## run 1
## CLOCK_TOP
module CLOCK_TOP( 
	   SEG0, SEG1, SEG2, SEG3, SEG4, SEG5, SEG6, SEG7, LED, BUZ_OUT,
	   CLK50M, KEY1, KEY2, KEY3, SW0, SW1, SW2, SW3, SW4, SW5, KNOCK,
	   SENSOR, ROT_A, ROT_B
	   );
Size in the first run: ~2900 cells after synthesis, roughly 310 flip-flops, ~89 I/O pins, about 21000 µm² of cells after synthesis.
clock: 20.0 ns
lec_check: 0
abc_area: 1
cap_margin: 20
cell_pad_in_sites_detail_placement: 2
core_margin: 5
core_utilization: 40
min_routing_layer: met2
place_density: 0.53
slew_margin: 20
run.sh (not shown) runs the stock make flow with config.mk's settings and CLKGATE_MAP_FILE=.
Run 1 closes out successfully: all stages finished, all timing, DRC and antenna checks passed.
Modified inputs, run 2 compared to run 1
Settings: a deleted MIN_ROUTING_LAYER that had been met2; a deleted PLACE_DENSITY that had been 0.53; a deleted CELL_PAD_IN_SITES_DETAIL_PLACEMENT that had been 2; a change of CORE_UTILIZATION from 40 to 62; a change of CORE_MARGIN from 5 to 2; a change of the clock period (ns, I/O delays scaled along) from 20.0 to 15.3.
==> comparison <==
- Run 2 completed every stage of the flow, and the final layout passed the timing, design-rule and antenna checks.
- Global placement routability congestion: run 2 > run 1
- Compared with run 1, in run 2 routed wire length fell about 47%, final cell count fell 239, global-route wire length before repair fell 61000 µm.
Edits applied to the flow inputs when going from run 2 to run 3:
Settings: CTS_CLUSTER_SIZE: unset -> 100; CORE_UTILIZATION: 62 -> 72; the clock period (ns, I/O delays scaled along): 15.3 -> 4.62.
--- outcome ---
- Run 3 ran to completion and came out clean on the timing, design-rule and antenna checks.
- Run 2 has higher hold slack than run 3.
- The higher count of placed standard cells in the final layout, fillers left out came out of run 2.
- When the final numbers for run 2 and run 3 were put side by side, the largest net degree at the start of global routing turned out to be smaller in run 2.
- The global-route met2 utilization of run 3 is higher than that of run 2.
- Summary of run 3 over run 2: non-clock buffer count now larger; via count now larger.
- Looking only at routed wire length, and setting everything else aside, the higher value of run 2 and run 3 goes to run 3.
Here is what was changed in the inputs of run 4 compared with run 3.
Settings: swapping 100 for 11 in CTS_CLUSTER_SIZE; putting PLACE_DENSITY_LB_ADDON at 0.19 where nothing was set; swapping 20 for 0 in CAP_MARGIN; putting CTS_CLUSTER_DIAMETER at 397 where nothing was set; putting SETUP_SLACK_MARGIN at 1.38 where nothing was set; putting HOLD_SLACK_MARGIN at 0.3 where nothing was set.
==> results <==
- The log for run 4 ends in 5_1_grt with error ODB-0269, so the run never completed.
- Run 3 has a higher detailed placement HPWL than run 4.
- On worst-case clock buffer depth, run 4 tracks run 3 almost exactly.
- ~same number of placement rows in run 3 and run 4
- As of run 4, final weighted congestion in routability-driven placement had risen slightly compared to run 3.
- Summary of run 4 over run 3: summed standard-cell area reported by yosys flat, post-cts hold buffer count flat, die size flat.
Edits applied to the flow inputs when going from run 4 to run 5:
Settings: HOLD_SLACK_MARGIN: 0.3 -> unset; CTS_CLUSTER_SIZE: 11 -> 14; CTS_CLUSTER_DIAMETER: 397 -> unset; ABC_AREA: 1 -> 0; PLACE_DENSITY_LB_ADDON: 0.19 -> 0.16; SETUP_SLACK_MARGIN: 1.38 -> 1.31; CAP_MARGIN: 0 -> 20.
Findings:
Run 5 did not stop at any stage, and its layout met the timing, design-rule and antenna checks.
Going from run 4 to run 5, the compound-gate portion of the synthesized area was found to have gone up by 8.0 points.
[compare] base=run 4 new=run 5: height of the die lower, number of cells after detailed placement lower, synthesis area per yosys lower, sequential fraction of the synthesis area higher.
Taking run 5 over run 4, the number of instances in the synthesized netlist ratio works out to 0.75.
For the average cell area after synthesis, run 5 came in 1.7 µm² higher than run 4 did.
Here is what was changed in the inputs of run 6 compared with run 5.
Settings: CORE_UTILIZATION changed from 72 to 71; SETUP_SLACK_MARGIN changed from 1.31 to 1.15; ABC_AREA changed from 0 to 1; PLACE_DENSITY_LB_ADDON changed from 0.16 to 0.02; CTS_CLUSTER_SIZE removed (was 14).
Findings:
Run 6 vs. run 5: clock period minus worst slack went up by 330 ps.
Run 5 → run 6: area after synthesis climbed 8.3%; met2 routed wirelength climbed 1500 µm; portion of total power attributed to sequential cells climbed 1.1 points; fmax dropped about 9%.
Diff run 5 -> run 6 | number of search-and-repair iterations in the first detailed-routing pass | decrease of 11
Share of the synthesized netlist area taken by xor and xnor gates was higher in run 6 than in run 5.
Combinational power was lower in run 6 than in run 5.
On part of the cycle the worst path needs, the higher figure sits with run 6, not run 5.
A largest family of logic cells by area of AND-OR/OR-AND gates is what run 5 shows, while simple AND/OR/NAND/NOR gates belongs to run 6.
Compared with run 5, run 6 shows a higher total routed wirelength.

---

Setup of build 12:
Starting RTL as in the previous note.
make LEC_CHECK=0 CAP_MARGIN=35 CORE_MARGIN=5 CORE_UTILIZATION=21 MAX_ROUTING_LAYER=met4 MIN_ROUTING_LAYER=met1 PLACE_DENSITY_LB_ADDON=0.14 SETUP_SLACK_MARGIN=1.6 SLEW_MARGIN=0 finish   # period 8.39 ns
Build 12: no failed stages, no open violations at the end
### build 12 -> build 43
- MIN_ROUTING_LAYER removed (was met1)
- PLACE_DENSITY_LB_ADDON removed (was 0.14)
- CAP_MARGIN changed from 35 to 20
- CORE_MARGIN changed from 5 to 2
- CORE_UTILIZATION changed from 21 to 40
- MAX_ROUTING_LAYER removed (was met4)
- SLEW_MARGIN changed from 0 to 20
- SETUP_SLACK_MARGIN removed (was 1.6)
- the clock period (ns, I/O delays scaled along) changed from 8.39 to 20.0
--- outcome ---
Build 12 → build 43: via count went up, overall track demand over capacity in global routing grew by 7.7 points, power shrank by 2.1 mW, fraction of power consumed by the clock network went down by 1.8 points, layout overhead on the synthesized area went down 4.7 points. Routed wire length, build 43 vs build 12: down by more than 10%. Re power in the clock group: build 43 is about 60% down on build 12. [compare] base=build 12 new=build 43: clock latency on the worst-skew pair did not really move; proportion of cell area occupied by registers now larger; core utilization at floorplan saw an increase.
Setup changes, build 43 to build 72
- swapping 40 for 9 in CORE_UTILIZATION
- swapping 20.0 for 30.1 in the clock period (ns, I/O delays scaled along)
==> results <==
Build 72: relative contribution of sequential cells to total power higher than build 43
As far as setup fix buffers added after clock tree synthesis goes, build 43 and build 72 are indistinguishable; the numbers are identical.
Build 72 has completed all stages; timing, DRC and antenna checks passed.
On clock insertion delay at the later pin of the skew report, build 43 and build 72 are basically level.
Number of clock buffers in the layout (build 72 over build 43): decrease, 3
Sort build 43 and build 72 by total of fill cells in the finished design, ascending, and build 43 comes first.
Taking build 43 as the reference, in build 72 global-route wire length before repair grew by 13%; reported net switching power now smaller.
The final critical-path setup slack reported for build 72 is greater than that of build 43 by 8.18 ns.
Input-level comparison between build 25 and build 72:
- an added SETUP_SLACK_MARGIN of 3.28
- a change of CORE_UTILIZATION from 9 to 61
- a change of the clock period (ns, I/O delays scaled along) from 30.1 to 13.4
[summary]
Relative to build 72, the met2 wire length of build 25 is lower by about 27%. Non-filler instance count after layout was higher in the run labelled build 72. Build 72 and build 25 ended up with nearly the same area after synthesis. The worst setup slack of build 25 was inferior to that of build 72. Final cell area: build 25 below build 72. Compared with build 72, build 25 shows a final hold slack that is 0.012 ns higher. Area growth from synthesis to final layout delta for build 25 relative to build 72: 16 points lower.
The following lists how build 26 was set up differently from build 25:
- putting ABC_AREA at 1 where nothing was set
- swapping 61 for 72 in CORE_UTILIZATION
- clearing SETUP_SLACK_MARGIN, which used to be 3.28
- swapping 13.4 for 30.1 in the clock period (ns, I/O delays scaled along)
Notes after the runs:
- Build 26: done, clean on timing, DRC and antenna
- Run comparison: build 25 end point of the critical path SEG3[3]; build 26 end point of the critical path SEG0[0]
- Re post-route DRC violation count: no difference whatsoever between build 25 and build 26.
- Core utilization: build 26 higher than build 25
- Count of non-CTS buffers in the layout in build 26 is 2.9% lower than in build 25
No activity file was given, so power comes from the tool's default toggle rates.
